### flow/design.v
module s_mem(input logic [7:0] address, input logic clock, input logic [7:0] data,
             input logic wren, output logic [7:0] q);
    logic [7:0] mem [0:255];
    always_ff @(posedge clock) begin
        if (wren) begin
            mem[address] <= data;
            q <= data;
        end
        else q <= mem[address];
    end
endmodule
module init(input logic clk, input logic rst_n,
            input logic en, output logic rdy,
            output logic [7:0] addr, output logic [7:0] wrdata, output logic wren);
    logic high;
    logic [7:0] i;
    enum {WAIT,EXEC,DONE} state;
    always_ff @(posedge clk)begin
        if(rst_n == 0) begin
            state <= WAIT;
            high <= 0;
        end
        else unique case(state)
            WAIT:begin
                i <= 0;
                if(en) high <= 1;
                if(!en&& high)begin 
                    high <= 0;
                    state <= EXEC;
                end
            end
            EXEC:begin
                if(i<=255) begin
                    if(addr<255) state<= EXEC;
                    else state <= DONE;
                    i <= i+1;
                end
            end
            DONE:begin
                state <= WAIT;
                i<=0;
            end
        endcase 
    end
    always_comb begin
        wrdata = 0;
        addr = 0;
        rdy = 1;
        wren = 0;
        case(state)
            WAIT: begin
                wrdata = 0;
                addr = 0;
                if(!en&& high) rdy = 0;
                else rdy = 1;
                wren = 0;
            end
            EXEC:begin
                wrdata = i;
                addr = i;
                rdy = 0;
                if(en == 0)
                    wren = 1;
                else wren = 0;
            end
            DONE: begin
                wrdata = 0;
                addr = 0;
                rdy = 0;
                wren = 0;
            end
        endcase
    end
endmodule
module ksa(input logic clk, input logic rst_n,
           input logic en, output logic rdy,
           input logic [23:0] key,
           output logic [7:0] addr, input logic [7:0] rddata, output logic [7:0] wrdata, output logic wren);
    logic high;
    logic [7:0] i,j,si,sj,key0,key1,key2,temp_si;
    logic [3:0] what;
    enum {WAIT,RDSi,RDSj,WRSi,WRSj} state;
    always_ff @(posedge clk)begin
        if(rst_n == 0) begin
            state <= WAIT;
            high <= 0;
        end
        else unique case(state)
            WAIT:begin
                i <= 0;
                j <= 0;
                si <=0;
                sj <=0;
                if(en) high <= 1;
                if(!en && high)begin 
                    high <= 0;
                    state <= RDSi;
                end
            end
            RDSi:begin
                state <= RDSj;
            end
            RDSj:begin
                si <= rddata;
                case (i % 3)
                    0: j <= (j + temp_si + key[23:16]) % 256;  
                    1: j <= (j + temp_si + key[15:8]) % 256;   
                    2: j <= (j + temp_si + key[7:0]) % 256;   
                endcase
                state <= WRSj;
            end
            WRSj:begin 
                sj<=rddata;
                state <= WRSi;
            end
            WRSi:begin
                if(i<255) begin
                    state <= RDSi;
                    i <= i+1;
                end
                else state <= WAIT;
            end
        endcase 
    end
    always_comb begin
        temp_si = 0;
        wrdata = 0;
        addr = 0;
        rdy = 0;
        wren = 0;
        case(state)
            WAIT:begin
                wrdata = 0;
                addr = 0;
                rdy = 1;
                wren = 0;
            end
            RDSi:begin
                wrdata = 0;
                addr = i;
                rdy = 0;
                wren = 0;
            end
            RDSj:begin
                temp_si =rddata;
                wrdata = 0;
                case (i % 3)
                    0: addr = (j + temp_si + key[23:16]) % 256;  
                    1: addr = (j + temp_si + key[15:8]) % 256;   
                    2: addr = (j + temp_si + key[7:0]) % 256;   
                endcase
                rdy = 0;
                wren = 0;
            end
            WRSj:begin
                wrdata = si;
                addr = j;
                rdy = 0;
                wren = 1;
            end
            WRSi:begin
                wrdata = sj;
                addr = i;
                rdy = 0;
                wren = 1;
            end
        endcase
    end
endmodule
module prga(input logic clk, input logic rst_n,
            input logic en, output logic rdy,
            input logic [23:0] key,
            output logic [7:0] s_addr, input logic [7:0] s_rddata, output logic [7:0] s_wrdata, output logic s_wren,
            output logic [7:0] ct_addr, input logic [7:0] ct_rddata,
            output logic [7:0] pt_addr, input logic [7:0] pt_rddata, output logic [7:0] pt_wrdata, output logic pt_wren);
    logic high;
    logic [7:0] pad [255:0];
    logic [7:0] i,j,k,si,sj,msg_len,ctk,temp_si;
    logic [3:0] what;
    enum {WAIT,RDSi,RDSj,WRSi,WRSj,SETj,GETSj,MSG_LEN,GET_LEN,PADk,RDPADk, 
    PT_LEN,RDCTk, GETCTk, WRPTk} state;
    always_ff @(posedge clk)begin
        if(rst_n == 0) begin
            state <= WAIT;
            high <= 0;
        end
        else unique case(state)
            WAIT:begin
                i <= 0;
                j <= 0;
                k <= 1;
                si <=0;
                sj <=0;
                pad[i] <= 8'h0;
                if(en) high <= 1;
                if(!en && high)begin 
                    high <= 0;
                    state <= MSG_LEN;
                end
            end
            MSG_LEN:begin
                state <= GET_LEN;
            end
            GET_LEN:begin
                msg_len <= ct_rddata;
                state <=RDSi;
            end
            RDSi:begin
                if(msg_len != 0) begin 
                    i <= (i+1) % 256;
                end
                state <=SETj;
            end
            SETj:begin
                si <= s_rddata;
                j <= (j + temp_si) % 256; 
                state <= RDSj;
            end
            RDSj:begin
                state <= GETSj;
            end
            GETSj:begin
                sj<=s_rddata;
                state <= WRSj;
            end
            WRSj:begin 
                state <= WRSi;
            end
            WRSi:begin
                state <= RDPADk;
            end
            RDPADk:begin
                state <= PADk;
            end
            PADk:begin
                pad[k] <= s_rddata;
                if(k<msg_len) begin
                    state <= RDSi;
                    k <= k + 1;
                end
                else begin
                    state <= PT_LEN;
                    k<=1;
                end
            end
            PT_LEN:begin
               if(msg_len == 0) state <= WAIT;
               else state <= RDCTk;
            end
            RDCTk:begin
                state <= GETCTk;
            end
            GETCTk:begin
                ctk <= ct_rddata;
                state <= WRPTk;
            end
            WRPTk:begin
                if(k<msg_len) begin
                    state <= RDCTk;
                    k <= k + 1;
                end
                else state <= WAIT;
            end
        endcase 
    end
    always_comb begin
        s_wrdata = 8'b0;
        s_addr = 8'b0;
        s_wren = 1'b0;
        ct_addr = 8'b0;
        pt_wrdata = 8'b0;
        pt_addr = 8'b0;
        pt_wren = 1'b0;
        rdy = 1'b0;
        temp_si = 0;
        case(state)
            WAIT:begin
                s_wrdata = 0;
                s_addr = 0;
                rdy = 1;
                s_wren = 0;
            end
            MSG_LEN:begin
                ct_addr = i;
                rdy = 0;
            end
            GET_LEN:begin
                ct_addr = i;
                rdy = 0;
            end
            RDSi:begin
                s_wrdata = 0;
                s_addr = (i+1) % 256;
                rdy = 0;
                s_wren = 0;
            end
            SETj:begin
                temp_si = s_rddata;
                s_wrdata = 0;
                s_addr = i;
                rdy = 0;
                s_wren = 0;
            end
            RDSj:begin
                s_wrdata = 0;
                s_addr = j;
                rdy = 0;
                s_wren = 0;
            end
            GETSj:begin
                s_wrdata = 0;
                s_addr = j;
                rdy = 0;
                s_wren = 0;
            end
            WRSj:begin
                s_wrdata = si;
                s_addr = j;
                rdy = 0;
                s_wren = 1;
            end
            WRSi:begin
                s_wrdata = sj;
                s_addr = i;
                rdy = 0;
                s_wren = 1;
            end
            RDPADk:begin
                s_wrdata = 0;
                s_addr = (sj+si) % 256;
                rdy = 0;
                s_wren = 0;
            end
            PADk:begin
                s_wrdata = 0;
                s_addr = (sj+si) % 256;
                rdy = 0;
                s_wren = 0;
            end
            PT_LEN:begin
                pt_wrdata = msg_len;
                pt_addr = 0;
                rdy = 0;
                pt_wren = 1;
            end
            RDCTk:begin
                ct_addr = k;
                rdy = 0;
            end
            GETCTk:begin
                ct_addr = k;
                rdy = 0;
            end
            WRPTk:begin
                pt_wrdata = pad[k] ^ ctk; 
                pt_addr = k;
                rdy = 0;
                pt_wren = 1;
            end
        endcase
    end
endmodule
module arc4(input logic clk, input logic rst_n,
            input logic en, output logic rdy,
            input logic [23:0] key,
            output logic [7:0] ct_addr, input logic [7:0] ct_rddata,
            output logic [7:0] pt_addr, input logic [7:0] pt_rddata, output logic [7:0] pt_wrdata, output logic pt_wren);
    logic[7:0] ADDR,WRDATA,Q,ksaADDR,ksaWRDATA,initADDR,initWRDATA,
    prgaADDR,prgaWRDATA;
    logic WREN,ksaWREN,initWREN,initEN,ksaEN,ksaRDY,initRDY,
    prgaEN,prgaRDY,prgaWREN;
    logic high,startflag,initflag,ksaflag,prgaflag;
    enum {WAIT,EXEC,DONE} state;
    always_ff @(posedge clk)begin
        if(rst_n == 0) begin
            state <= WAIT;
            high <= 0; startflag <= 0; initflag <= 0; ksaflag <= 0; prgaflag <= 0;
            initEN <= 0; ksaEN <= 0; prgaEN <= 0;
        end
        else unique case(state)
            WAIT:begin
                if(en) high <= 1;
                if(!en&& high)begin 
                    high <= 0;
                    state <= EXEC;
                    startflag<=1;
                end
            end
            EXEC:begin
                if(startflag) begin 
                    initEN <= 1;
                    startflag <=0;
                end                   
                else initEN <= 0;
                if(!initRDY) initflag <= 1;
                if(initflag && initRDY) begin 
                    initflag <= 0;
                    ksaEN <=1;
                end
                else ksaEN <= 0;
                if(!ksaRDY) ksaflag <= 1;
                if(ksaflag && ksaRDY) begin 
                    ksaflag <= 0;
                    prgaEN <=1;
                end
                else prgaEN <= 0;
                if(!prgaRDY) prgaflag <= 1;
                if(prgaflag && prgaRDY) begin 
                    prgaflag <= 0;
                    state <= WAIT;
                end
                else state <= EXEC;
            end
        endcase 
    end
    always_comb begin
        case(state)
            WAIT: rdy = 1;
            EXEC: rdy = 0;
            default: rdy = 1;
        endcase
    end
    assign WREN = (initRDY & ksaRDY) ? prgaWREN:(initRDY ? ksaWREN : initWREN);
    assign ADDR = (initRDY & ksaRDY) ? prgaADDR:(initRDY ? ksaADDR : initADDR);
    assign WRDATA = (initRDY & ksaRDY) ? prgaWRDATA:(initRDY ? ksaWRDATA : initWRDATA);
    s_mem s(.address(ADDR), .clock(clk), .data(WRDATA), .wren(WREN), .q(Q));
    init i(.clk(clk), .rst_n(rst_n), .en(initEN), .rdy(initRDY),
        .addr(initADDR),.wrdata(initWRDATA),.wren(initWREN));
    ksa k(.clk(clk),.rst_n(rst_n),
        .en(ksaEN), .rdy(ksaRDY),
        .key(key), .addr(ksaADDR), .rddata(Q), .wrdata(ksaWRDATA), .wren(ksaWREN));
    prga p(.clk(clk), .rst_n(rst_n), .en(prgaEN), .rdy(prgaRDY),.key(key),.s_addr(prgaADDR),.s_rddata(Q),
    .s_wrdata(prgaWRDATA),.s_wren(prgaWREN),.ct_addr(ct_addr), .ct_rddata(ct_rddata), .pt_addr(pt_addr), .pt_rddata(pt_rddata), 
    .pt_wrdata(pt_wrdata), .pt_wren(pt_wren));
endmodule
### flow/run.sh
#!/bin/bash
# the make line also repeats each setting of config.mk as NAME=value (left out here)
make -C /OpenROAD-flow-scripts/flow DESIGN_CONFIG=/design/flow/config.mk WORK_HOME=/design/flow/orfs CLKGATE_MAP_FILE= finish
### flow/config.mk
export PLATFORM = sky130hd
export DESIGN_NAME = arc4
export DESIGN_NICKNAME = arc4
export VERILOG_FILES = /design/flow/design.v
export SDC_FILE = /design/flow/constraint.sdc
export NUM_CORES = 4
export LEC_CHECK = 0
export CAP_MARGIN = 5
export CORE_MARGIN = 2
export CORE_UTILIZATION = 72
export CTS_CLUSTER_DIAMETER = 369
export CTS_CLUSTER_SIZE = 22
export PLACE_DENSITY_LB_ADDON = 0.0
export SETUP_SLACK_MARGIN = 0.78
export SLEW_MARGIN = 40
### flow/constraint.sdc
create_clock -name core_clock -period 6.21 [get_ports {clk}]
set_input_delay 1.2420 -clock core_clock [delete_from_list [all_inputs] [get_ports {clk}]]
set_output_delay 1.2420 -clock core_clock [all_outputs]
set_load 0.01 [all_outputs]
==> metrics.csv, run 1 <==
stage;metric;value;unit
status;status;failed layout checks;
status;Blocking Checks;negative setup slack;
placed_design;Placed Area;183700;µm²
power_and_ir_drop;Lkg Pwr;57.37;nW
power_and_ir_drop;Reg power frac;65.4;%
power_and_ir_drop;P_sw;9.745;mW
yosys;Post-synth EDFFs;4192;
hold_path;Worst Hold Class;flop to flop;
critical_path;CP Launch Type;flop;
detailed_routing;Routed met3 length;54500;µm
power_and_ir_drop;highest-power group;sequential cells;
global_routing;initial antenna violation count;23;
power_and_ir_drop;VDD IR max;0.3587;mV
placed_design;PortBufs;60;
clocking;Clock Tree Root;clkbuf_16;
final_timing;Hold Slack;0.4994;ns
global_routing;global-route wire length before repair;668100;µm
global_routing;GRT Util Overall;40.20;%
yosys;post-synthesis sequential area ratio;75.32;%
final_timing;Period minus WS final;7.832;ns
critical_path;WP buf/inv;15;
clocking;CTS Buf Count;210;
yosys;yosys aoi share;1.281;%
yosys;xor+xnor area frac;0.3742;%
floorplan;core area;232800;µm²
placed_design;placed cells;11120;
critical_path;critical-path maximum fanout;22;
power_and_ir_drop;Clk pwr share;32.2;%
yosys;synth cell count leaders;edfxtp_1 (4192), mux4_2 (1356), nor2_1 (319);
yosys;Top non-seq family;multiplexers;
clocking;clock sink count;4244;
detailed_routing;Post-Route WL;485400;µm
power_and_ir_drop;Seq power;31.2;mW
critical_path;crit path from;k.i[6]$_SDFFCE_PN0P_;
clocking;H-Tree Depth;4;
layout;Design Area, Final;193400;µm²
critical_path;Reg-to-Reg Start;k.i[6]$_SDFFCE_PN0P_;
yosys;distinct lib cells;92;
yosys;Gate Count Post-Synth;7595;
hold_path;Min-Delay Startpoint;prgaEN$_SDFFE_PN0P_;
power_and_ir_drop;Combinational Power;1.13;mW
clocking;Post-CTS Hold Buffers;0;
detailed_routing;detailed-route wire length per cell;41.72;µm
placed_design;HPWL after DPL;267300;µm
critical_path;WP data arrival;8.45;ns
final_timing;Max Clock Freq;127.7;MHz
yosys;MUX area fraction;18.27;%
yosys;YS warnings;5;
floorplan;I/O pin cnt;69;
detailed_routing;drt via density;7.766;
clocking;Clock Latency Late Sink;0.92;ns
critical_path;reg2reg end;s.mem[227][0]$_DFFE_PP_;
power_and_ir_drop;Clock Power;15.3;mW
power_and_ir_drop;Comb pwr share;2.4;%
final_timing;RSZ-0062 raised after global routing;yes;
critical_path;CP max stage cell;or4bb_1;
power_and_ir_drop;Switching Fraction;20.47;%
yosys;top cell type by instance count after synthesis;edfxtp_1;
yosys;Nets at Floorplan;7702;
final_timing;cycle use final;126.1;%
detailed_routing;Initial DRC Count;14970;
final_timing;endpoints failing setup;2068;
clocking;Max clock buf depth;3;
global_routing;maximum number of pins on one net before global-route repair;181;
hold_path;Worst Hold Depth;2;
floorplan;Initial Util;72.39;%
final_timing;Slew Viols, Final;0;
power_and_ir_drop;internal power of the cells;37.87;mW
yosys;Syn Std Cell Area;168500;µm²
critical_path;Crit Path Category;flop to flop;
detailed_routing;Detail Route Antenna Nets;0;
yosys;cells in synth_stat.txt;7595;
yosys;fa+ha+maj area frac;0.5020;%
detailed_routing;Vias;90380;
final_timing;worst setup margin;-1.622;ns
yosys;post-synth top area share;74.71;%
detailed_routing;Post-Route M1 WL;154600;µm
job;Max-Cap Viols;0;
detailed_routing;top routing layer in use;met5;
detailed_routing;met2 WL;241600;µm
global_routing;number of global-route vias before repair;88090;
yosys;and+or+nand+nor area frac;2.949;%
power_and_ir_drop;Power per Cell Area;246.2;nW/µm²
final_timing;slew margin rel.;34.25;%
layout;area growth from synthesis to layout;14.76;%
critical_path;Crit. End Element;flop;
global_routing;gr ovfl total;0;
critical_path;crit path DRT;6.83;ns
final_timing;final hold vios;0;
critical_path;Crit path top cell by count;buf_4;
placed_design;GP Congestion;0.9038;
clocking;Clk pin slew, worst setup/hold paths;0.10;ns
floorplan;Die W;487.8;µm
detailed_routing;Residual DRC;0;
final_timing;clock skew;0.06492;ns
layout;post-route insts no fill;11640;
detailed_routing;drt pass-1 iters;8;
critical_path;critical path depth;43;
yosys;Top area cell types;edfxtp_1 (75%), mux4_2 (18%), nor2_1 (0.71%);
yosys;Yosys chip area;168500;µm²
yosys;Post-synth regs;4244;
placed_design;dpl ws;-1.799;ns
critical_path;CP Capture Point;s.mem[227][0]$_DFFE_PP_;
critical_path;slowest stage delay, CP;0.50;ns
final_timing;Slew @ Worst Pin;0.9862;ns
floorplan;Vert. Die Dim;487.8;µm
job;OpenROAD warning count;86;
clocking;CTS tree;done;
floorplan;num rows;177;
floorplan;total die size;237900;µm²
yosys;Yosys top cell by area;edfxtp_1;
critical_path;cell family with most CP delay;buffers and inverters;
yosys;Synth Flop Type;edfxtp_1;
critical_path;Reg2Reg Setup Slack;-1.62;ns
yosys;ys async rst share;0;%
layout;fin nets;8524;
yosys;Avg Cell Area, Syn;22.19;µm²
critical_path;r2r worst-path depth;43;
hold_path;Hold EP;prgaEN$_SDFFE_PN0P_;
==> cell type report <==
cell class	instances	area, µm²
sequential	4244	127000
multi-input combinational	2827	43320
fill	9006	39380
timing repair buffer	1085	13180
clock buffer	279	5557
tap	3132	3919
clock inverter	14	235.2
inverter	49	185.2
antenna	7	17.52
==> stage by stage <==
step           setup TNS (ns)  utilization (%)  total power [mW]
2_1_floorplan        -4723.72                -             32.39
3_3_place_gp         -3364.36            78.85             32.81
3_5_place_dp         -3377.71            78.92             32.84
4_1_cts              -2939.17            81.90             47.40
5_1_grt              -3752.99            83.08             48.35
6_report             -3010.19            83.08             47.62
==> layer usage <==
layer  up-vias  global-route usage [%]
met3      1668                   7.062
met2      8424                   64.56
met5         -                       0
met1     46720                   54.50
met4        24                   20.61
li1      33540                       -
==> what timing repair did <==
| action | in CTS | in global routing |
|---|---|---|
| buffers inserted | 86 | 109 |
| cloned | 2 | 11 |
| setup endpoints to repair | 2075 | 2076 |
| hold endpoints to repair | 0 | 0 |
| pin swaps | 92 | 112 |
| gates resized | 36 | 148 |
==> run 2, diff against run 1 <==
- CAP_MARGIN: 5 -> 20
- CORE_UTILIZATION: 72 -> 71
- CTS_CLUSTER_DIAMETER: 369 -> 372
- CTS_CLUSTER_SIZE: 22 -> 15
- SETUP_SLACK_MARGIN: 0.78 -> not set
- SLEW_MARGIN: 40 -> 20
- clock period: 6.21 -> 6.01 ns (I/O delays scaled with it)
==> metrics.csv, run 2 <==
stage;metric;value;unit;change
critical_path;critical path depth;38;;-12%
critical_path;WP buf/inv;8;;-7
job;OpenROAD warning count;84;;-2.3%
placed_design;Placed Area;183100;µm²;-0.31%
critical_path;crit path DRT;6.66;ns;-0.17 ns
yosys;xor+xnor area frac;0.3742;%;unchanged
critical_path;cell family with most CP delay;AND-OR/OR-AND gates;;
yosys;and+or+nand+nor area frac;2.949;%;unchanged
clocking;Max clock buf depth;4;;+1
yosys;post-synthesis sequential area ratio;75.32;%;unchanged
power_and_ir_drop;internal power of the cells;42.77;mW;+13%
yosys;yosys aoi share;1.281;%;unchanged
floorplan;total die size;241200;µm²;+1.4%
final_timing;Max Clock Freq;126.0;MHz;-1.3%
global_routing;global-route wire length before repair;710300;µm;+6.3%
detailed_routing;Post-Route WL;508900;µm;+4.8%
clocking;CTS tree;done;;
final_timing;Slew Viols, Final;0;;unchanged
yosys;MUX area fraction;18.27;%;unchanged
yosys;Yosys top cell by area;edfxtp_1;;
yosys;Syn Std Cell Area;168500;µm²;unchanged
yosys;top cell type by instance count after synthesis;edfxtp_1;;
floorplan;core area;235600;µm²;+1.2%
placed_design;HPWL after DPL;266400;µm;-0.36%
layout;area growth from synthesis to layout;15.77;%;
detailed_routing;drt pass-1 iters;8;;unchanged
power_and_ir_drop;Switching Fraction;20.59;%;+0.12 points
critical_path;Reg-to-Reg Start;k.i[6]$_SDFFCE_PN0P_;;
status;Blocking Checks;negative setup slack;;
critical_path;WP data arrival;8.59;ns;+0.14 ns
yosys;Top non-seq family;multiplexers;;
detailed_routing;drt via density;7.873;;+1.4%
power_and_ir_drop;Reg power frac;59.8;%;-5.6 points
placed_design;dpl ws;-2.116;ns;-0.3177 ns
clocking;Clock Latency Late Sink;1.01;ns;+0.09 ns
final_timing;worst setup margin;-1.928;ns;-0.3059 ns
detailed_routing;detailed-route wire length per cell;43.47;µm;+4.2%
detailed_routing;Vias;92170;;+2.0%
global_routing;initial antenna violation count;22;;-4.3%
clocking;Post-CTS Hold Buffers;0;;unchanged
yosys;Avg Cell Area, Syn;22.19;µm²;unchanged
hold_path;Hold EP;i.state[0]$_DFF_P_;;
clocking;CTS Buf Count;332;;+58%
clocking;Clock Tree Root;clkbuf_16;;
yosys;Gate Count Post-Synth;7595;;unchanged
power_and_ir_drop;Lkg Pwr;58.35;nW;+1.7%
critical_path;Crit. End Element;flop;;
floorplan;num rows;178;;+0.56%
power_and_ir_drop;P_sw;11.09;mW;+14%
layout;Core Util, Final;82.79;%;-0.29 points
job;Max-Cap Viols;0;;unchanged
power_and_ir_drop;Comb pwr share;2.2;%;-0.2 points
global_routing;number of global-route vias before repair;91060;;+3.4%
critical_path;CP Capture Point;s.mem[73][3]$_DFFE_PP_;;
clocking;H-Tree Depth;5;;+1
power_and_ir_drop;Clock Power;20.5;mW;+34%
status;status;failed layout checks;;
floorplan;I/O pin cnt;69;;unchanged
critical_path;CP max stage cell;or4bb_1;;
yosys;Top area cell types;edfxtp_1 (75%), mux4_2 (18%), nor2_1 (0.71%);;
yosys;Nets at Floorplan;7702;;unchanged
final_timing;slew margin rel.;12.94;%;-21 points
detailed_routing;Residual DRC;0;;unchanged
layout;fin nets;8584;;+0.70%
hold_path;Worst Hold Depth;1;;-1
yosys;Post-synth regs;4244;;unchanged
yosys;Synth Flop Type;edfxtp_1;;
yosys;fa+ha+maj area frac;0.5020;%;unchanged
detailed_routing;Initial DRC Count;16050;;+7.3%
floorplan;Vert. Die Dim;491.2;µm;+0.70%
power_and_ir_drop;Combinational Power;1.17;mW;+4%
critical_path;crit path from;k.i[6]$_SDFFCE_PN0P_;;
critical_path;critical-path maximum fanout;8;;-64%
hold_path;Min-Delay Startpoint;i.state[1]$_DFF_P_;;
placed_design;PortBufs;60;;unchanged
yosys;YS warnings;5;;unchanged
clocking;clock sink count;4244;;unchanged
placed_design;GP Congestion;0.9035;;about the same
global_routing;GRT Util Overall;42.19;%;+2.0 points
critical_path;Reg2Reg Setup Slack;-1.93;ns;-0.31 ns
final_timing;final hold vios;0;;unchanged
final_timing;endpoints failing setup;2070;;+0.097%
floorplan;Initial Util;71.51;%;-0.88 points
yosys;Post-synth EDFFs;4192;;unchanged
detailed_routing;Detail Route Antenna Nets;0;;unchanged
final_timing;Slew @ Worst Pin;1.306;ns;+0.3196 ns
critical_path;slowest stage delay, CP;0.50;ns;about the same
power_and_ir_drop;highest-power group;sequential cells;;
layout;FF/Latch Area;127000;µm²;about the same
power_and_ir_drop;VDD IR max;0.3163;mV;-12%
power_and_ir_drop;Clk pwr share;38.0;%;+5.8 points
layout;area of the multi-input gates;43110;µm²;-0.48%
final_timing;Hold Slack;0.4535;ns;-0.04586 ns
global_routing;gr ovfl total;0;;unchanged
critical_path;Crit path top cell by count;ha_4;;
power_and_ir_drop;Seq power;32.2;mW;+3%
yosys;Yosys chip area;168500;µm²;unchanged
yosys;ys async rst share;0;%;unchanged
power_and_ir_drop;Power per Cell Area;276.1;nW/µm²;+12%
critical_path;CP Launch Type;flop;;
final_timing;clock skew;0.08472;ns;+0.01980 ns
yosys;cells in synth_stat.txt;7595;;unchanged
yosys;synth cell count leaders;edfxtp_1 (4192), mux4_2 (1356), nor2_1 (319);;
critical_path;r2r worst-path depth;38;;-12%
critical_path;reg2reg end;s.mem[73][3]$_DFFE_PP_;;
floorplan;Die W;491.2;µm;+0.70%
yosys;post-synth top area share;74.71;%;unchanged
layout;Design Area, Final;195100;µm²;+0.88%
layout;filler cell count;9298;;+3.2%
clocking;Clk pin slew, worst setup/hold paths;0.08;ns;-0.02 ns
final_timing;cycle use final;132.1;%;+6.0 points
yosys;distinct lib cells;92;;unchanged
final_timing;Period minus WS final;7.938;ns;+0.1059 ns
final_timing;RSZ-0062 raised after global routing;yes;;
hold_path;Worst Hold Class;flop to flop;;
critical_path;Crit Path Category;flop to flop;;
global_routing;maximum number of pins on one net before global-route repair;253;;+40%
## run 2: area by class of cell
type	count	area share (%)
inverter	49	0.09493
timing repair buffer	1023	6.189
antenna	11	0.01411
clock buffer	397	4.471
clock inverter	5	0.02630
sequential	4244	65.08
tap	3150	2.020
multi-input combinational	2827	22.10
## run 2: repair_timing
item                                   4_1_cts  5_1_grt
endpoints found under the hold margin        0        0
setup buffers                               72       71
setup endpoints to repair                 2069     2072
pin swaps                                   96       51
resized                                    122       77
cloned                                      15        3
## run 2: per-layer routing
| layer | global-route usage (%) | wire (µm) | up-vias |
|---|---|---|---|
| met5 | 0 | 147 | - |
| met4 | 23.42 | 38990 | 20 |
| met3 | 8.919 | 61530 | 1882 |
| met2 | 66.79 | 248400 | 9296 |
| met1 | 56.14 | 159800 | 47300 |
| li1 | - | - | 33670 |
## run 2: per-stage QoR
step,setup TNS [ns],power [mW],std cells
2_1_floorplan,-5647.35,33.47,7595
5_1_grt,-4229.87,54.65,11700
6_report,-3649.75,53.86,11710
3_3_place_gp,-3768.11,33.91,11140
4_1_cts,-3348.34,53.58,11620
3_5_place_dp,-3960.35,33.92,11140
==> run 3, diff against run 2 <==
- CAP_MARGIN: 20 -> 5
- CTS_CLUSTER_DIAMETER: 372 -> not set
- CTS_CLUSTER_SIZE: 15 -> not set
- GPL_ROUTABILITY_DRIVEN: not set -> 0
- GPL_TIMING_DRIVEN: not set -> 0
- MIN_ROUTING_LAYER: not set -> met2
- PLACE_DENSITY: not set -> 0.65
- PLACE_DENSITY_LB_ADDON: 0.0 -> not set
- SETUP_SLACK_MARGIN: not set -> -0.08
- clock period: 6.01 -> 9.42 ns (I/O delays scaled with it)
==> metrics.csv, run 3 <==
stage;metric;value;unit;change
yosys;Post-synth regs;4244;;unchanged
placed_design;dpl ws;-2.388;ns;-0.2713 ns
floorplan;I/O pin cnt;69;;unchanged
global_routing;gr ovfl total;66;;
yosys;Syn Std Cell Area;168500;µm²;unchanged
yosys;yosys aoi share;1.281;%;unchanged
yosys;distinct lib cells;92;;unchanged
floorplan;Initial Util;71.51;%;unchanged
placed_design;HPWL after DPL;312900;µm;+17%
yosys;Yosys chip area;168500;µm²;unchanged
yosys;MUX area fraction;18.27;%;unchanged
yosys;ys async rst share;0;%;unchanged
yosys;Avg Cell Area, Syn;22.19;µm²;unchanged
yosys;and+or+nand+nor area frac;2.949;%;unchanged
global_routing;GRT Util Overall;72.74;%;
status;Error;[ERROR GRT-0116] Global routing finished with congestion. Check the congestion regions in the DRC Viewer.;;
yosys;post-synth top area share;74.71;%;unchanged
clocking;Clock Tree Root;clkbuf_16;;
yosys;Yosys top cell by area;edfxtp_1;;
yosys;Top area cell types;edfxtp_1 (75%), mux4_2 (18%), nor2_1 (0.71%);;
floorplan;Vert. Die Dim;491.2;µm;unchanged
yosys;fa+ha+maj area frac;0.5020;%;unchanged
clocking;clock sink count;4244;;unchanged
yosys;post-synthesis sequential area ratio;75.32;%;unchanged
floorplan;core area;235600;µm²;unchanged
clocking;Max clock buf depth;4;;unchanged
yosys;Synth Flop Type;edfxtp_1;;
yosys;Top non-seq family;multiplexers;;
yosys;xor+xnor area frac;0.3742;%;unchanged
placed_design;PortBufs;59;;-1.7%
status;status;did not finish;;
yosys;Nets at Floorplan;7702;;unchanged
clocking;CTS Buf Count;418;;+26%
floorplan;num rows;178;;unchanged
yosys;Post-synth EDFFs;4192;;unchanged
yosys;YS warnings;5;;unchanged
floorplan;total die size;241200;µm²;unchanged
floorplan;Die W;491.2;µm;unchanged
yosys;top cell type by instance count after synthesis;edfxtp_1;;
yosys;Gate Count Post-Synth;7595;;unchanged
yosys;synth cell count leaders;edfxtp_1 (4192), mux4_2 (1356), nor2_1 (319);;
clocking;H-Tree Depth;5;;unchanged
yosys;cells in synth_stat.txt;7595;;unchanged
status;Exit stage;5_1_grt;;
clocking;Post-CTS Hold Buffers;0;;unchanged
-- run 3: through the flow --
| step | instances | power, mW | instance area, µm² | TNS [ns] | utilization (%) |
|---|---|---|---|---|---|
| after CTS | 11940 | 38.15 | 196100 | -18.19 | 83.23 |
| after detailed placement | 11040 | 21.59 | 178100 | -3202.40 | 75.60 |
| after global placement | 10800 | 21.56 | 173100 | - | 73.45 |
| after floorplan | 7595 | 21.34 | 168500 | -122.73 | - |
-- run 3: repair_timing --
item	in CTS
setup endpoints to repair	2049
pin swaps	152
buffers inserted	175
resized	375
endpoints found under the hold margin	0
-- run 3: metal layers --
layer,overflow,track usage (%)
met4,7,52.09
met1,-,-
met3,46,79.71
met5,8,43.73
met2,5,79.86
==> run 4, diff against run 3 <==
- CAP_MARGIN: 5 -> 40
- CELL_PAD_IN_SITES_DETAIL_PLACEMENT: not set -> 1
- CORE_ASPECT_RATIO: not set -> 1.4
- CORE_MARGIN: 2 -> 5
- CORE_UTILIZATION: 71 -> 67
- GPL_ROUTABILITY_DRIVEN: 0 -> not set
- GPL_TIMING_DRIVEN: 0 -> 1
- MAX_ROUTING_LAYER: not set -> met4
- MIN_ROUTING_LAYER: met2 -> not set
- PLACE_DENSITY: 0.65 -> not set
- PLACE_DENSITY_LB_ADDON: not set -> 0.22
- SETUP_SLACK_MARGIN: -0.08 -> not set
- TNS_END_PERCENT: not set -> 25
- clock period: 9.42 -> 8.04 ns (I/O delays scaled with it)
==> metrics.csv, run 4 <==
stage;metric;value;unit;change
clocking;Clock Tree Root;clkbuf_16;;
yosys;top cell type by instance count after synthesis;edfxtp_1;;
floorplan;Vert. Die Dim;603.4;µm;+23%
clocking;clock sink count;4244;;unchanged
clocking;H-Tree Depth;5;;unchanged
yosys;fa+ha+maj area frac;0.5020;%;unchanged
yosys;Yosys top cell by area;edfxtp_1;;
global_routing;GRT Util Overall;77.23;%;
yosys;Top area cell types;edfxtp_1 (75%), mux4_2 (18%), nor2_1 (0.71%);;
yosys;Syn Std Cell Area;168500;µm²;unchanged
yosys;Nets at Floorplan;7702;;unchanged
placed_design;PortBufs;60;;+1.7%
clocking;CTS Buf Count;375;;-10%
floorplan;Die W;433.8;µm;-12%
yosys;Yosys chip area;168500;µm²;unchanged
yosys;Avg Cell Area, Syn;22.19;µm²;unchanged
clocking;Post-CTS Hold Buffers;0;;unchanged
yosys;post-synth top area share;74.71;%;unchanged
yosys;Top non-seq family;multiplexers;;
floorplan;Initial Util;67.38;%;-4.1 points
yosys;and+or+nand+nor area frac;2.949;%;unchanged
yosys;yosys aoi share;1.281;%;unchanged
yosys;MUX area fraction;18.27;%;unchanged
floorplan;total die size;261800;µm²;+8.5%
floorplan;core area;250100;µm²;+6.1%
status;Error;[ERROR GRT-0232] Routing congestion too high. Check the congestion heatmap in the GUI.;;
yosys;post-synthesis sequential area ratio;75.32;%;unchanged
global_routing;gr ovfl total;101;;
yosys;Post-synth regs;4244;;unchanged
yosys;YS warnings;5;;unchanged
yosys;cells in synth_stat.txt;7595;;unchanged
yosys;synth cell count leaders;edfxtp_1 (4192), mux4_2 (1356), nor2_1 (319);;
placed_design;Placed Area;178500;µm²;+0.20%
placed_design;dpl ws;-1.471;ns;+0.9167 ns
floorplan;num rows;217;;+22%
status;status;did not finish;;
yosys;ys async rst share;0;%;unchanged
clocking;Max clock buf depth;4;;unchanged
yosys;Post-synth EDFFs;4192;;unchanged
placed_design;GP Congestion;0.9016;;
placed_design;HPWL after DPL;317300;µm;+1.4%
yosys;xor+xnor area frac;0.3742;%;unchanged
yosys;distinct lib cells;92;;unchanged
floorplan;I/O pin cnt;69;;unchanged
yosys;Gate Count Post-Synth;7595;;unchanged
status;Exit stage;5_1_grt;;
yosys;Synth Flop Type;edfxtp_1;;
## run 4: layer usage
metal,track usage (%),overflow
met4,80.11,45
met2,91.06,51
met1,76.25,0
met5,-,-
met3,58.21,5
## run 4: what timing repair did
action                     in CTS
setup endpoints to repair    2057
pin swaps                      80
setup buffers                  46
cloned                          6
resized                       486
## run 4: metrics by stage
step                power [mW]  util (%)  cells
CTS                      44.35     77.53  11950
detailed placement       25.36     71.39  11220
floorplan                25.00         -   7595
global placement         25.28     71.14  11170
==> run 5, diff against run 4 <==
- CAP_MARGIN: 40 -> 20
- CELL_PAD_IN_SITES_DETAIL_PLACEMENT: 1 -> not set
- CORE_ASPECT_RATIO: 1.4 -> not set
- CORE_MARGIN: 5 -> 2
- CORE_UTILIZATION: 67 -> 72
- CTS_CLUSTER_SIZE: not set -> 74
- GPL_TIMING_DRIVEN: 1 -> not set
- MAX_ROUTING_LAYER: met4 -> not set
- PLACE_DENSITY_LB_ADDON: 0.22 -> 0.0
- TNS_END_PERCENT: 25 -> not set
- clock period: 8.04 -> 8.66 ns (I/O delays scaled with it)
==> metrics.csv, run 5 <==
stage;metric;value;unit;change
status;status;finished clean;;
critical_path;CP Launch Type;flop;;
yosys;Yosys chip area;168500;µm²;unchanged
yosys;ys async rst share;0;%;unchanged
clocking;CTS tree;done;;
critical_path;Crit Path Category;flop to flop;;
final_timing;setup TNS;0;ns;
placed_design;PortBufs;60;;unchanged
final_timing;slew margin rel.;18.07;%;
power_and_ir_drop;VDD IR max;0.3050;mV;
hold_path;Min-Delay Startpoint;i.state[1]$_DFF_P_;;
layout;area growth from synthesis to layout;13.53;%;
critical_path;Reg2Reg Setup Slack;0.33;ns;
power_and_ir_drop;internal power of the cells;32.79;mW;
final_timing;endpoints failing setup;0;;
final_timing;RSZ-0062 raised after global routing;yes;;
critical_path;Crit. End Element;flop;;
final_timing;final hold vios;0;;
yosys;Syn Std Cell Area;168500;µm²;unchanged
power_and_ir_drop;Switching Fraction;20.45;%;
power_and_ir_drop;Comb pwr share;1.6;%;
power_and_ir_drop;Clk pwr share;44.1;%;
yosys;yosys aoi share;1.281;%;unchanged
yosys;top cell type by instance count after synthesis;edfxtp_1;;
yosys;Synth Flop Type;edfxtp_1;;
final_timing;Slew @ Worst Pin;1.229;ns;
power_and_ir_drop;Clock Power;18.2;mW;
hold_path;Worst Hold Class;flop to flop;;
final_timing;Max Clock Freq;120.0;MHz;
yosys;YS warnings;5;;unchanged
yosys;Gate Count Post-Synth;7595;;unchanged
floorplan;total die size;237900;µm²;-9.1%
critical_path;critical-path maximum fanout;16;;
floorplan;Die W;487.8;µm;+12%
yosys;distinct lib cells;92;;unchanged
global_routing;initial antenna violation count;18;;
hold_path;Hold EP;i.state[0]$_DFF_P_;;
layout;fin nets;8263;;
yosys;post-synth top area share;74.71;%;unchanged
yosys;Top area cell types;edfxtp_1 (75%), mux4_2 (18%), nor2_1 (0.71%);;
global_routing;maximum number of pins on one net before global-route repair;205;;
detailed_routing;drt via density;7.545;;
power_and_ir_drop;Lkg Pwr;55.61;nW;
power_and_ir_drop;Combinational Power;0.667;mW;
clocking;H-Tree Depth;5;;unchanged
detailed_routing;Residual DRC;0;;
critical_path;CP Capture Point;s.mem[17][2]$_DFFE_PP_;;
critical_path;Crit path top cell by count;buf_4;;
layout;Core Util, Final;82.19;%;
power_and_ir_drop;highest-power group;sequential cells;;
final_timing;worst setup margin;0.3282;ns;
yosys;MUX area fraction;18.27;%;unchanged
floorplan;I/O pin cnt;69;;unchanged
floorplan;core area;232800;µm²;-6.9%
yosys;Top non-seq family;multiplexers;;
yosys;Nets at Floorplan;7702;;unchanged
global_routing;global-route wire length before repair;655900;µm;
job;Max-Cap Viols;0;;
clocking;Clk pin slew, worst setup/hold paths;0.06;ns;
clocking;clock sink count;4244;;unchanged
critical_path;cell family with most CP delay;AND-OR/OR-AND gates;;
detailed_routing;drt pass-1 iters;6;;
power_and_ir_drop;Power per Cell Area;215.5;nW/µm²;
critical_path;r2r worst-path depth;38;;
yosys;Post-synth EDFFs;4192;;unchanged
hold_path;Worst Hold Depth;1;;
yosys;and+or+nand+nor area frac;2.949;%;unchanged
detailed_routing;Vias;87780;;
power_and_ir_drop;P_sw;8.430;mW;
power_and_ir_drop;Reg power frac;54.3;%;
critical_path;CP max stage cell;fa_1;;
detailed_routing;detailed-route wire length per cell;39.47;µm;
detailed_routing;Detail Route Antenna Nets;0;;
placed_design;HPWL after DPL;240200;µm;-24%
final_timing;clock skew;0.1200;ns;
floorplan;num rows;177;;-18%
final_timing;cycle use final;96.21;%;
floorplan;Initial Util;72.39;%;+5.0 points
clocking;Clock Latency Late Sink;1.05;ns;
critical_path;Reg-to-Reg Start;k.i[6]$_SDFFCE_PN0P_;;
placed_design;dpl ws;-0.2862;ns;+1.185 ns
detailed_routing;Initial DRC Count;13510;;
power_and_ir_drop;Seq power;22.4;mW;
placed_design;GP Congestion;0.9079;;+0.70%
yosys;synth cell count leaders;edfxtp_1 (4192), mux4_2 (1356), nor2_1 (319);;
global_routing;gr ovfl total;0;;
yosys;fa+ha+maj area frac;0.5020;%;unchanged
clocking;Max clock buf depth;4;;unchanged
clocking;CTS Buf Count;414;;+10%
clocking;Post-CTS Hold Buffers;0;;unchanged
critical_path;WP data arrival;9.02;ns;
critical_path;critical path depth;38;;
critical_path;crit path DRT;9.35;ns;
yosys;post-synthesis sequential area ratio;75.32;%;unchanged
clocking;Clock Tree Root;clkbuf_16;;
yosys;Avg Cell Area, Syn;22.19;µm²;unchanged
yosys;xor+xnor area frac;0.3742;%;unchanged
critical_path;reg2reg end;s.mem[17][2]$_DFFE_PP_;;
critical_path;WP buf/inv;9;;
critical_path;crit path from;k.i[6]$_SDFFCE_PN0P_;;
detailed_routing;Post-Route WL;459200;µm;
final_timing;Period minus WS final;8.332;ns;
job;OpenROAD warning count;100;;
floorplan;Vert. Die Dim;487.8;µm;-19%
final_timing;Slew Viols, Final;0;;
critical_path;slowest stage delay, CP;0.44;ns;
global_routing;GRT Util Overall;39.30;%;
yosys;cells in synth_stat.txt;7595;;unchanged
yosys;Post-synth regs;4244;;unchanged
yosys;Yosys top cell by area;edfxtp_1;;
global_routing;number of global-route vias before repair;88450;;
==> run 5: area by class of cell <==
| type | count | area (µm²) |
|---|---|---|
| Antenna cell | 14 | 35.03 |
| Clock buffer | 465 | 10600 |
| Clock inverter | 284 | 2779 |
| Fill cell | 9497 | 41460 |
| Inverter | 49 | 185.2 |
| Multi-Input combinational cell | 2828 | 40730 |
| Sequential cell | 4244 | 127000 |
| Tap cell | 3132 | 3919 |
| Timing Repair Buffer | 619 | 6086 |
==> run 5: per-layer routing <==
metal  global-route usage (%)  wire [µm]  vias to the layer above
li1                         -          -                    33280
met1                    52.07     150100                    45710
met2                    63.70     231100                     7399
met3                    7.779      49270                     1370
met4                    19.92      28700                       24
met5                        0        157                        -
==> run 5: what timing repair did <==
| action | in CTS | in global routing |
|---|---|---|
| cloned | 0 | 1 |
| endpoints found under the setup margin | 665 | 2048 |
| pin swaps | 1 | 17 |
| buffers inserted | 1 | 17 |
| gates resized | 53 | 122 |
==> run 5: metrics by stage <==
stage               cells  cell area (µm²)  total power [mW]  hold WS, ns
floorplan            7595           168500             23.21       0.4068
detailed placement  10850           176600             23.45       0.4280
global placement    10850           176400             23.43       0.4112
global route        11620           191300             41.92       0.4716
finish              11640           191300             41.22       0.4439
CTS                 11600           190300             41.20       0.4425
==> run 6, diff against run 5 <==
- CORE_UTILIZATION: 72 -> 30
- CTS_CLUSTER_SIZE: 74 -> not set
- PLACE_DENSITY: not set -> 0.5
- PLACE_DENSITY_LB_ADDON: 0.0 -> not set
- clock period: 8.66 -> 12.0 ns (I/O delays scaled with it)
==> metrics.csv, run 6 <==
stage;metric;value;unit;change
detailed_routing;drt pass-1 iters;8;;+2
yosys;ys async rst share;0;%;unchanged
floorplan;core area;560200;µm²;+140%
final_timing;endpoints failing setup;0;;unchanged
final_timing;RSZ-0062 raised after global routing;no;;
detailed_routing;drt via density;5.010;;-34%
final_timing;Period minus WS final;10.55;ns;+2.223 ns
yosys;Top non-seq family;multiplexers;;
critical_path;slowest stage delay, CP;0.76;ns;+0.32 ns
detailed_routing;Detail Route Antenna Nets;0;;unchanged
final_timing;cycle use final;87.96;%;-8.3 points
layout;filler cell count;51670;;+440%
yosys;Yosys chip area;168500;µm²;unchanged
clocking;H-Tree Depth;5;;unchanged
critical_path;Reg-to-Reg Start;k.i[4]$_SDFFCE_PN0P_;;
clocking;clock sink count;4244;;unchanged
yosys;YS warnings;5;;unchanged
yosys;Syn Std Cell Area;168500;µm²;unchanged
critical_path;critical path depth;33;;-13%
layout;area of the multi-input gates;40340;µm²;-0.96%
clocking;CTS Buf Count;436;;+5.3%
final_timing;slew margin rel.;21.59;%;+3.5 points
hold_path;Worst Hold Class;flop to flop;;
floorplan;Vert. Die Dim;753.5;µm;+54%
floorplan;I/O pin cnt;69;;unchanged
critical_path;cell family with most CP delay;AND-OR/OR-AND gates;;
global_routing;gr ovfl total;0;;unchanged
critical_path;Crit Path Category;flop to flop;;
final_timing;setup TNS;0;ns;unchanged
yosys;cells in synth_stat.txt;7595;;unchanged
yosys;Post-synth regs;4244;;unchanged
power_and_ir_drop;P_sw;6.117;mW;-27%
job;OpenROAD warning count;62;;-38%
global_routing;GRT Util Overall;14.89;%;-24 points
hold_path;Hold EP;i.state[0]$_DFF_P_;;
global_routing;global-route wire length before repair;621400;µm;-5.3%
power_and_ir_drop;Reg power frac;54.0;%;-0.3 points
power_and_ir_drop;Power per Cell Area;153.7;nW/µm²;-29%
yosys;Yosys top cell by area;edfxtp_1;;
placed_design;PortBufs;60;;unchanged
final_timing;Hold Slack;0.4328;ns;-0.01111 ns
placed_design;HPWL after DPL;265700;µm;+11%
final_timing;clock skew;0.1055;ns;-0.01447 ns
status;status;finished clean;;
layout;FF/Latch Area;127000;µm²;unchanged
yosys;post-synthesis sequential area ratio;75.32;%;unchanged
detailed_routing;Initial DRC Count;7956;;-41%
critical_path;CP Launch Type;flop;;
floorplan;num rows;275;;+55%
critical_path;CP Capture Point;s.mem[29][3]$_DFFE_PP_;;
floorplan;total die size;567700;µm²;+140%
clocking;Clock Tree Root;clkbuf_16;;
yosys;Top area cell types;edfxtp_1 (75%), mux4_2 (18%), nor2_1 (0.71%);;
yosys;Avg Cell Area, Syn;22.19;µm²;unchanged
clocking;Clk pin slew, worst setup/hold paths;0.06;ns;about the same
power_and_ir_drop;Lkg Pwr;54.29;nW;-2.4%
critical_path;WP buf/inv;4;;-5
critical_path;crit path DRT;12.63;ns;+3.28 ns
power_and_ir_drop;highest-power group;sequential cells;;
floorplan;Initial Util;30.08;%;-42 points
yosys;top cell type by instance count after synthesis;edfxtp_1;;
detailed_routing;Post-Route WL;434800;µm;-5.3%
layout;fin nets;8035;;-2.8%
clocking;Clock Latency Late Sink;1.05;ns;about the same
power_and_ir_drop;Tot Pwr;29.88;mW;-28%
critical_path;critical-path maximum fanout;27;;+11
detailed_routing;detailed-route wire length per cell;27.57;µm;-30%
critical_path;reg2reg end;s.mem[29][3]$_DFFE_PP_;;
final_timing;Slew Viols, Final;0;;unchanged
power_and_ir_drop;Clk pwr share;44.4;%;+0.3 points
hold_path;Worst Hold Depth;1;;unchanged
yosys;MUX area fraction;18.27;%;unchanged
power_and_ir_drop;VDD IR max;0.1243;mV;-59%
floorplan;Die W;753.5;µm;+54%
yosys;fa+ha+maj area frac;0.5020;%;unchanged
global_routing;number of global-route vias before repair;81950;;-7.3%
detailed_routing;Vias;79010;;-10%
critical_path;r2r worst-path depth;33;;-13%
global_routing;maximum number of pins on one net before global-route repair;213;;+3.9%
yosys;Gate Count Post-Synth;7595;;unchanged
final_timing;Max Clock Freq;94.74;MHz;-21%
yosys;yosys aoi share;1.281;%;unchanged
critical_path;Crit. End Element;flop;;
yosys;Nets at Floorplan;7702;;unchanged
placed_design;GP Congestion;0.7848;;-14%
clocking;PostCTS Resize Cnt;0;;-100%
job;Max-Cap Viols;0;;unchanged
clocking;Post-CTS Hold Buffers;0;;unchanged
yosys;Synth Flop Type;edfxtp_1;;
power_and_ir_drop;Seq power;16.1;mW;-28%
global_routing;initial antenna violation count;25;;+7
clocking;CTS tree;done;;
power_and_ir_drop;internal power of the cells;23.76;mW;-28%
power_and_ir_drop;Comb pwr share;1.6;%;about the same
power_and_ir_drop;Switching Fraction;20.47;%;about the same
critical_path;Reg2Reg Setup Slack;1.45;ns;+1.12 ns
yosys;distinct lib cells;92;;unchanged
critical_path;crit path from;k.i[4]$_SDFFCE_PN0P_;;
clocking;Max clock buf depth;4;;unchanged
layout;area growth from synthesis to layout;15.36;%;
detailed_routing;Residual DRC;0;;unchanged
power_and_ir_drop;Clock Power;13.3;mW;-27%
critical_path;WP data arrival;11.19;ns;+2.17 ns
yosys;Post-synth EDFFs;4192;;unchanged
final_timing;final hold vios;0;;unchanged
yosys;and+or+nand+nor area frac;2.949;%;unchanged
hold_path;Min-Delay Startpoint;i.state[1]$_DFF_P_;;
critical_path;CP max stage cell;nor4_2;;
yosys;xor+xnor area frac;0.3742;%;unchanged
clocking;post-CTS setup buffers;0;;-1
yosys;synth cell count leaders;edfxtp_1 (4192), mux4_2 (1356), nor2_1 (319);;
final_timing;Slew @ Worst Pin;1.176;ns;-0.05287 ns
power_and_ir_drop;Combinational Power;0.473;mW;-29%
yosys;post-synth top area share;74.71;%;unchanged
==> run 6: layer usage <==
metal	global-route usage (%)	vias up	routed length, µm
li1	-	32880	-
met1	20.51	43380	187500
met2	25.13	2270	216000
met3	2.211	483	22630
met4	3.112	0	8620
met5	0	-	0
==> run 6: final cells by class <==
cell class | instances | area share [%]
diodes | 7 | 0.009012
well taps | 7479 | 4.814
repair buffers | 370 | 1.869
flip-flops and latches | 4244 | 65.31
multi-input cells | 2827 | 20.75
clock inverters | 260 | 1.321
clock buffers | 534 | 5.824
inverters | 49 | 0.09527
==> run 6: metrics by stage <==
| stage | util (%) | setup slack (ns) | cell area, µm² | cells |
|---|---|---|---|---|
| final | 34.70 | 1.445 | 194400 | 15770 |
| after global routing | 34.70 | 0.6720 | 194400 | 15770 |
| after CTS | 34.60 | 1.451 | 193800 | 15760 |
| after detailed placement | 32.12 | 1.520 | 179900 | 14960 |
| after global placement | 32.07 | 1.643 | 179600 | 14960 |
| after floorplan | - | 1.889 | 168500 | 7595 |
==> run 7, diff against run 6 <==
- CAP_MARGIN: 20 -> 35
- CELL_PAD_IN_SITES_DETAIL_PLACEMENT: not set -> 0
- CELL_PAD_IN_SITES_GLOBAL_PLACEMENT: not set -> 0
- CORE_ASPECT_RATIO: not set -> 0.67
- CORE_UTILIZATION: 30 -> 72
- CTS_CLUSTER_DIAMETER: not set -> 370
- CTS_CLUSTER_SIZE: not set -> 15
- GPL_ROUTABILITY_DRIVEN: not set -> 1
- MAX_ROUTING_LAYER: not set -> met5
- MIN_ROUTING_LAYER: not set -> met1
- PLACE_DENSITY: 0.5 -> not set
- PLACE_DENSITY_LB_ADDON: not set -> 0.05
- SETUP_SLACK_MARGIN: not set -> 1.47
- clock period: 12.0 -> 6.01 ns (I/O delays scaled with it)
==> metrics.csv, run 7 <==
stage;metric;value;unit;change
detailed_routing;drt via density;8.262;;+65%
final_timing;worst setup margin;-2.113;ns;-3.558 ns
critical_path;WP buf/inv;8;;+4
power_and_ir_drop;Combinational Power;1.23;mW;+160%
yosys;Yosys top cell by area;edfxtp_1;;
critical_path;cell family with most CP delay;AND-OR/OR-AND gates;;
yosys;Syn Std Cell Area;168500;µm²;unchanged
job;OpenROAD warning count;91;;+47%
yosys;cells in synth_stat.txt;7595;;unchanged
clocking;Clock Latency Late Sink;0.92;ns;-0.13 ns
floorplan;num rows;145;;-47%
hold_path;Worst Hold Class;flop to flop;;
detailed_routing;Post-Route WL;547600;µm;+26%
clocking;Max clock buf depth;4;;unchanged
critical_path;CP max stage cell;or4bb_4;;
layout;area of the multi-input gates;42960;µm²;+6.5%
yosys;Post-synth EDFFs;4192;;unchanged
final_timing;Max Clock Freq;123.1;MHz;+30%
layout;Core Util, Final;83.64;%;+49 points
placed_design;PortBufs;60;;unchanged
detailed_routing;drt pass-1 iters;6;;-2
yosys;Synth Flop Type;edfxtp_1;;
global_routing;maximum number of pins on one net before global-route repair;201;;-5.6%
power_and_ir_drop;Seq power;32.2;mW;+100%
critical_path;CP Capture Point;s.mem[68][0]$_DFFE_PP_;;
yosys;xor+xnor area frac;0.3742;%;unchanged
yosys;post-synthesis sequential area ratio;75.32;%;unchanged
yosys;Yosys chip area;168500;µm²;unchanged
critical_path;reg2reg end;s.mem[68][0]$_DFFE_PP_;;
clocking;CTS Buf Count;324;;-26%
job;Max-Cap Viols;0;;unchanged
final_timing;RSZ-0062 raised after global routing;yes;;
yosys;synth cell count leaders;edfxtp_1 (4192), mux4_2 (1356), nor2_1 (319);;
power_and_ir_drop;Power per Cell Area;277.0;nW/µm²;+80%
floorplan;Initial Util;72.33;%;+42 points
layout;FF/Latch Area;127000;µm²;about the same
yosys;Top non-seq family;multiplexers;;
floorplan;Die W;595.0;µm;-21%
yosys;and+or+nand+nor area frac;2.949;%;unchanged
clocking;Clock Tree Root;clkbuf_16;;
yosys;fa+ha+maj area frac;0.5020;%;unchanged
layout;area growth from synthesis to layout;15.63;%;
detailed_routing;Residual DRC;0;;unchanged
floorplan;total die size;238000;µm²;-58%
layout;filler cell count;9057;;-82%
yosys;YS warnings;5;;unchanged
floorplan;core area;232900;µm²;-58%
final_timing;slew margin rel.;10.52;%;-11 points
power_and_ir_drop;Reg power frac;59.7;%;+5.7 points
critical_path;critical path depth;39;;+18%
final_timing;Slew @ Worst Pin;1.342;ns;+0.1662 ns
yosys;Post-synth regs;4244;;unchanged
global_routing;initial antenna violation count;70;;+180%
global_routing;number of global-route vias before repair;91640;;+12%
power_and_ir_drop;P_sw;11.39;mW;+86%
final_timing;Period minus WS final;8.123;ns;-2.432 ns
clocking;CTS tree;done;;
yosys;Avg Cell Area, Syn;22.19;µm²;unchanged
power_and_ir_drop;highest-power group;sequential cells;;
power_and_ir_drop;Comb pwr share;2.3;%;+0.7 points
final_timing;setup TNS;-4060.34;ns;-4060.34 ns
power_and_ir_drop;Lkg Pwr;58.41;nW;+7.6%
power_and_ir_drop;VDD IR max;0.2899;mV;+130%
critical_path;WP data arrival;8.72;ns;-2.47 ns
power_and_ir_drop;Switching Fraction;21.10;%;+0.63 points
global_routing;global-route wire length before repair;753300;µm;+21%
power_and_ir_drop;internal power of the cells;42.59;mW;+79%
yosys;MUX area fraction;18.27;%;unchanged
layout;fin nets;8638;;+7.5%
power_and_ir_drop;Clock Power;20.5;mW;+54%
status;Blocking Checks;negative setup slack;;
critical_path;Crit Path Category;flop to flop;;
yosys;distinct lib cells;92;;unchanged
detailed_routing;Detail Route Antenna Nets;0;;unchanged
hold_path;Worst Hold Depth;1;;unchanged
yosys;yosys aoi share;1.281;%;unchanged
critical_path;Reg2Reg Setup Slack;-2.11;ns;-3.56 ns
final_timing;endpoints failing setup;2070;;+2070
hold_path;Hold EP;i.state[0]$_DFF_P_;;
clocking;Post-CTS Hold Buffers;0;;unchanged
placed_design;GP Congestion;0.8979;;+14%
critical_path;CP Launch Type;flop;;
critical_path;Crit. End Element;flop;;
clocking;clock sink count;4244;;unchanged
critical_path;critical-path maximum fanout;12;;-56%
floorplan;I/O pin cnt;69;;unchanged
placed_design;HPWL after DPL;297600;µm;+12%
yosys;post-synth top area share;74.71;%;unchanged
final_timing;clock skew;0.04973;ns;-0.05580 ns
yosys;Gate Count Post-Synth;7595;;unchanged
yosys;top cell type by instance count after synthesis;edfxtp_1;;
yosys;ys async rst share;0;%;unchanged
critical_path;crit path from;k.i[6]$_SDFFCE_PN0P_;;
global_routing;gr ovfl total;0;;unchanged
power_and_ir_drop;Clk pwr share;38.1;%;-6.3 points
yosys;Nets at Floorplan;7702;;unchanged
critical_path;crit path DRT;6.61;ns;-6.02 ns
floorplan;Vert. Die Dim;400.0;µm;-47%
clocking;H-Tree Depth;5;;unchanged
critical_path;slowest stage delay, CP;0.57;ns;-0.19 ns
final_timing;Slew Viols, Final;0;;unchanged
critical_path;Reg-to-Reg Start;k.i[6]$_SDFFCE_PN0P_;;
hold_path;Min-Delay Startpoint;i.state[1]$_DFF_P_;;
clocking;Clk pin slew, worst setup/hold paths;0.08;ns;+0.02 ns
detailed_routing;Vias;96940;;+23%
detailed_routing;Initial DRC Count;19680;;+150%
status;status;failed layout checks;;
final_timing;final hold vios;0;;unchanged
detailed_routing;detailed-route wire length per cell;46.66;µm;+69%
final_timing;cycle use final;135.2;%;+47 points
global_routing;GRT Util Overall;46.53;%;+32 points
critical_path;r2r worst-path depth;39;;+18%
yosys;Top area cell types;edfxtp_1 (75%), mux4_2 (18%), nor2_1 (0.71%);;
run 7: layout make-up:
| type | instances | area share [%] |
|---|---|---|
| clock buffer | 398 | 4.380 |
| sequential | 4244 | 65.16 |
| clock inverter | 11 | 0.06100 |
| timing repair buffer | 1085 | 6.233 |
| multi-input combinational | 2827 | 22.05 |
| tap | 3087 | 1.982 |
| inverter | 49 | 0.09504 |
| antenna | 33 | 0.04238 |
run 7: per-layer routing:
metal	share of wire (%)	routed length, µm	GRT usage (%)	up-vias
met5	0.15	825	0.4586	-
met3	19	102000	19.50	2300
met1	31	171700	64.50	48950
met2	44	241500	67.32	11760
met4	5.7	31440	18.36	96
li1	-	-	-	33840
run 7: through the flow:
stage	power [mW]	hold slack (ns)	cell area (µm²)	instances	setup slack, ns
floorplan	33.47	0.4165	172000	7595	-1.864
global placement	33.93	0.4203	184100	11180	-1.879
detailed placement	33.97	0.4415	184300	11190	-2.023
CTS	53.48	0.4421	193900	11630	-1.873
global route	54.61	0.4740	194800	11700	-2.374
finish	53.98	0.4537	194800	11730	-2.113
run 7: what timing repair did:
item / in CTS / in global routing
cloned: 8 / 1
pin swaps: 68 / 26
gates resized: 86 / 25
buffers inserted: 26 / 17
endpoints found under the setup margin: 5424 / 5883
==> run 8, diff against run 7 <==
- CAP_MARGIN: 35 -> 20
- CELL_PAD_IN_SITES_DETAIL_PLACEMENT: 0 -> not set
- CELL_PAD_IN_SITES_GLOBAL_PLACEMENT: 0 -> not set
- CORE_ASPECT_RATIO: 0.67 -> not set
- CTS_CLUSTER_DIAMETER: 370 -> not set
- CTS_CLUSTER_SIZE: 15 -> not set
- GPL_ROUTABILITY_DRIVEN: 1 -> not set
- MAX_ROUTING_LAYER: met5 -> not set
- MIN_ROUTING_LAYER: met1 -> not set
- PLACE_DENSITY_LB_ADDON: 0.05 -> 0.0
- SETUP_SLACK_MARGIN: 1.47 -> not set
- clock period: 6.01 -> 9.25 ns (I/O delays scaled with it)
==> metrics.csv, run 8 <==
stage;metric;value;unit;change
status;status;finished clean;;
yosys;yosys aoi share;1.281;%;unchanged
global_routing;global-route wire length before repair;633200;µm;-16%
critical_path;reg2reg end;s.mem[221][2]$_DFFE_PP_;;
power_and_ir_drop;Comb pwr share;1.6;%;-0.7 points
detailed_routing;Initial DRC Count;13410;;-32%
yosys;MUX area fraction;18.27;%;unchanged
power_and_ir_drop;Lkg Pwr;54.74;nW;-6.3%
final_timing;setup TNS;0;ns;+4060.34 ns
layout;area growth from synthesis to layout;12.26;%;
power_and_ir_drop;Tot Pwr;38.04;mW;-30%
job;OpenROAD warning count;93;;+2.2%
critical_path;Reg2Reg Setup Slack;0.32;ns;+2.44 ns
critical_path;slowest stage delay, CP;0.46;ns;-0.11 ns
global_routing;gr ovfl total;0;;unchanged
global_routing;maximum number of pins on one net before global-route repair;257;;+28%
job;Max-Cap Viols;0;;unchanged
critical_path;Reg-to-Reg Start;k.i[6]$_SDFFCE_PN0P_;;
final_timing;slew margin rel.;14.15;%;+3.6 points
yosys;ys async rst share;0;%;unchanged
clocking;Clock Latency Late Sink;1.01;ns;+0.09 ns
critical_path;CP Capture Point;s.mem[221][2]$_DFFE_PP_;;
final_timing;Period minus WS final;8.925;ns;+0.8022 ns
clocking;Clock Tree Root;clkbuf_16;;
floorplan;core area;232800;µm²;about the same
floorplan;Vert. Die Dim;487.8;µm;+22%
yosys;Gate Count Post-Synth;7595;;unchanged
power_and_ir_drop;internal power of the cells;30.33;mW;-29%
yosys;fa+ha+maj area frac;0.5020;%;unchanged
yosys;Post-synth regs;4244;;unchanged
critical_path;cell family with most CP delay;AND-OR/OR-AND gates;;
yosys;Post-synth EDFFs;4192;;unchanged
power_and_ir_drop;highest-power group;sequential cells;;
floorplan;I/O pin cnt;69;;unchanged
critical_path;Crit. End Element;flop;;
yosys;synth cell count leaders;edfxtp_1 (4192), mux4_2 (1356), nor2_1 (319);;
critical_path;crit path from;k.i[6]$_SDFFCE_PN0P_;;
detailed_routing;Post-Route WL;452500;µm;-17%
clocking;H-Tree Depth;5;;unchanged
yosys;post-synthesis sequential area ratio;75.32;%;unchanged
detailed_routing;detailed-route wire length per cell;39.27;µm;-16%
detailed_routing;Detail Route Antenna Nets;0;;unchanged
critical_path;critical path depth;38;;-2.6%
clocking;Post-CTS Hold Buffers;0;;unchanged
power_and_ir_drop;Seq power;20.9;mW;-35%
detailed_routing;drt via density;7.535;;-8.8%
final_timing;Slew Viols, Final;0;;unchanged
clocking;clock sink count;4244;;unchanged
critical_path;r2r worst-path depth;38;;-2.6%
yosys;post-synth top area share;74.71;%;unchanged
detailed_routing;Vias;86820;;-10%
final_timing;Max Clock Freq;112.0;MHz;-9.0%
yosys;YS warnings;5;;unchanged
global_routing;GRT Util Overall;37.72;%;-8.8 points
placed_design;HPWL after DPL;235500;µm;-21%
critical_path;WP buf/inv;7;;-1
critical_path;CP max stage cell;edfxtp_1;;
yosys;Top area cell types;edfxtp_1 (75%), mux4_2 (18%), nor2_1 (0.71%);;
hold_path;Hold EP;i.state[0]$_DFF_P_;;
critical_path;CP Launch Type;flop;;
power_and_ir_drop;P_sw;7.707;mW;-32%
yosys;cells in synth_stat.txt;7595;;unchanged
power_and_ir_drop;Clock Power;16.5;mW;-20%
final_timing;final hold vios;0;;unchanged
critical_path;Crit Path Category;flop to flop;;
yosys;distinct lib cells;92;;unchanged
critical_path;Crit path top cell by count;buf_4;;
yosys;Nets at Floorplan;7702;;unchanged
floorplan;Initial Util;72.39;%;about the same
placed_design;dpl ws;-0.3147;ns;+1.709 ns
floorplan;total die size;237900;µm²;about the same
yosys;Top non-seq family;multiplexers;;
detailed_routing;Residual DRC;0;;unchanged
hold_path;Worst Hold Class;flop to flop;;
layout;post-route insts no fill;11520;;-1.8%
power_and_ir_drop;Reg power frac;55.1;%;-4.6 points
final_timing;RSZ-0062 raised after global routing;yes;;
yosys;Synth Flop Type;edfxtp_1;;
clocking;CTS Buf Count;415;;+28%
final_timing;cycle use final;96.49;%;-39 points
layout;fin nets;8172;;-5.4%
final_timing;endpoints failing setup;0;;-100%
final_timing;worst setup margin;0.3248;ns;+2.438 ns
power_and_ir_drop;Switching Fraction;20.26;%;-0.84 points
floorplan;num rows;177;;+22%
global_routing;initial antenna violation count;12;;-83%
yosys;Avg Cell Area, Syn;22.19;µm²;unchanged
power_and_ir_drop;Clk pwr share;43.4;%;+5.3 points
power_and_ir_drop;Power per Cell Area;201.1;nW/µm²;-27%
placed_design;placed cells;10760;;-3.8%
critical_path;crit path DRT;9.90;ns;+3.29 ns
detailed_routing;drt pass-1 iters;5;;-1
yosys;xor+xnor area frac;0.3742;%;unchanged
power_and_ir_drop;Combinational Power;0.601;mW;-51%
critical_path;WP data arrival;9.57;ns;+0.85 ns
placed_design;PortBufs;60;;unchanged
placed_design;GP Congestion;0.8987;;about the same
final_timing;Slew @ Worst Pin;1.274;ns;-0.06803 ns
yosys;Yosys top cell by area;edfxtp_1;;
yosys;Syn Std Cell Area;168500;µm²;unchanged
yosys;top cell type by instance count after synthesis;edfxtp_1;;
hold_path;Worst Hold Depth;1;;unchanged
clocking;CTS tree;done;;
floorplan;Die W;487.8;µm;-18%
final_timing;clock skew;0.07959;ns;+0.02986 ns
layout;Core Util, Final;81.27;%;-2.4 points
power_and_ir_drop;VDD IR max;0.2314;mV;-20%
hold_path;Min-Delay Startpoint;i.state[1]$_DFF_P_;;
critical_path;critical-path maximum fanout;13;;+1
global_routing;number of global-route vias before repair;86870;;-5.2%
clocking;Clk pin slew, worst setup/hold paths;0.06;ns;-0.02 ns
yosys;Yosys chip area;168500;µm²;unchanged
clocking;Max clock buf depth;4;;unchanged
yosys;and+or+nand+nor area frac;2.949;%;unchanged
==> run 8: final cells by class <==
class,count,area (µm²)
Timing Repair Buffer,528,4920
Tap cell,3132,3919
Clock buffer,515,10940
Inverter,49,185.2
Multi-Input combinational cell,2827,40310
Fill cell,10010,43600
Antenna cell,7,17.52
Clock inverter,220,1914
Sequential cell,4244,127000
==> run 8: per-stage QoR <==
stage                     hold slack (ns)  cell area [µm²]
after floorplan                    0.4068           168500
after global placement             0.4110           175400
after detailed placement           0.4290           175500
after CTS                          0.4475           188300
after global routing               0.4581           189100
final                              0.4552           189200
==> run 8: timing repair <==
| action | in CTS | in global routing |
|---|---|---|
| setup buffers | 0 | 9 |
| gates resized | 7 | 55 |
| pin swaps | 0 | 12 |
| setup endpoints to repair | 629 | 1959 |
==> run 8: metal layers <==
| layer | vias to the layer above | part of all wire, % | global-route usage [%] |
|---|---|---|---|
| met3 | 1361 | 11 | 7.251 |
| met4 | 14 | 6.5 | 19.86 |
| li1 | 33030 | - | - |
| met2 | 7035 | 50 | 59.88 |
| met5 | - | 0.022 | 0 |
| met1 | 45390 | 33 | 51.06 |
No activity file was given, so power comes from the tool's default toggle rates.
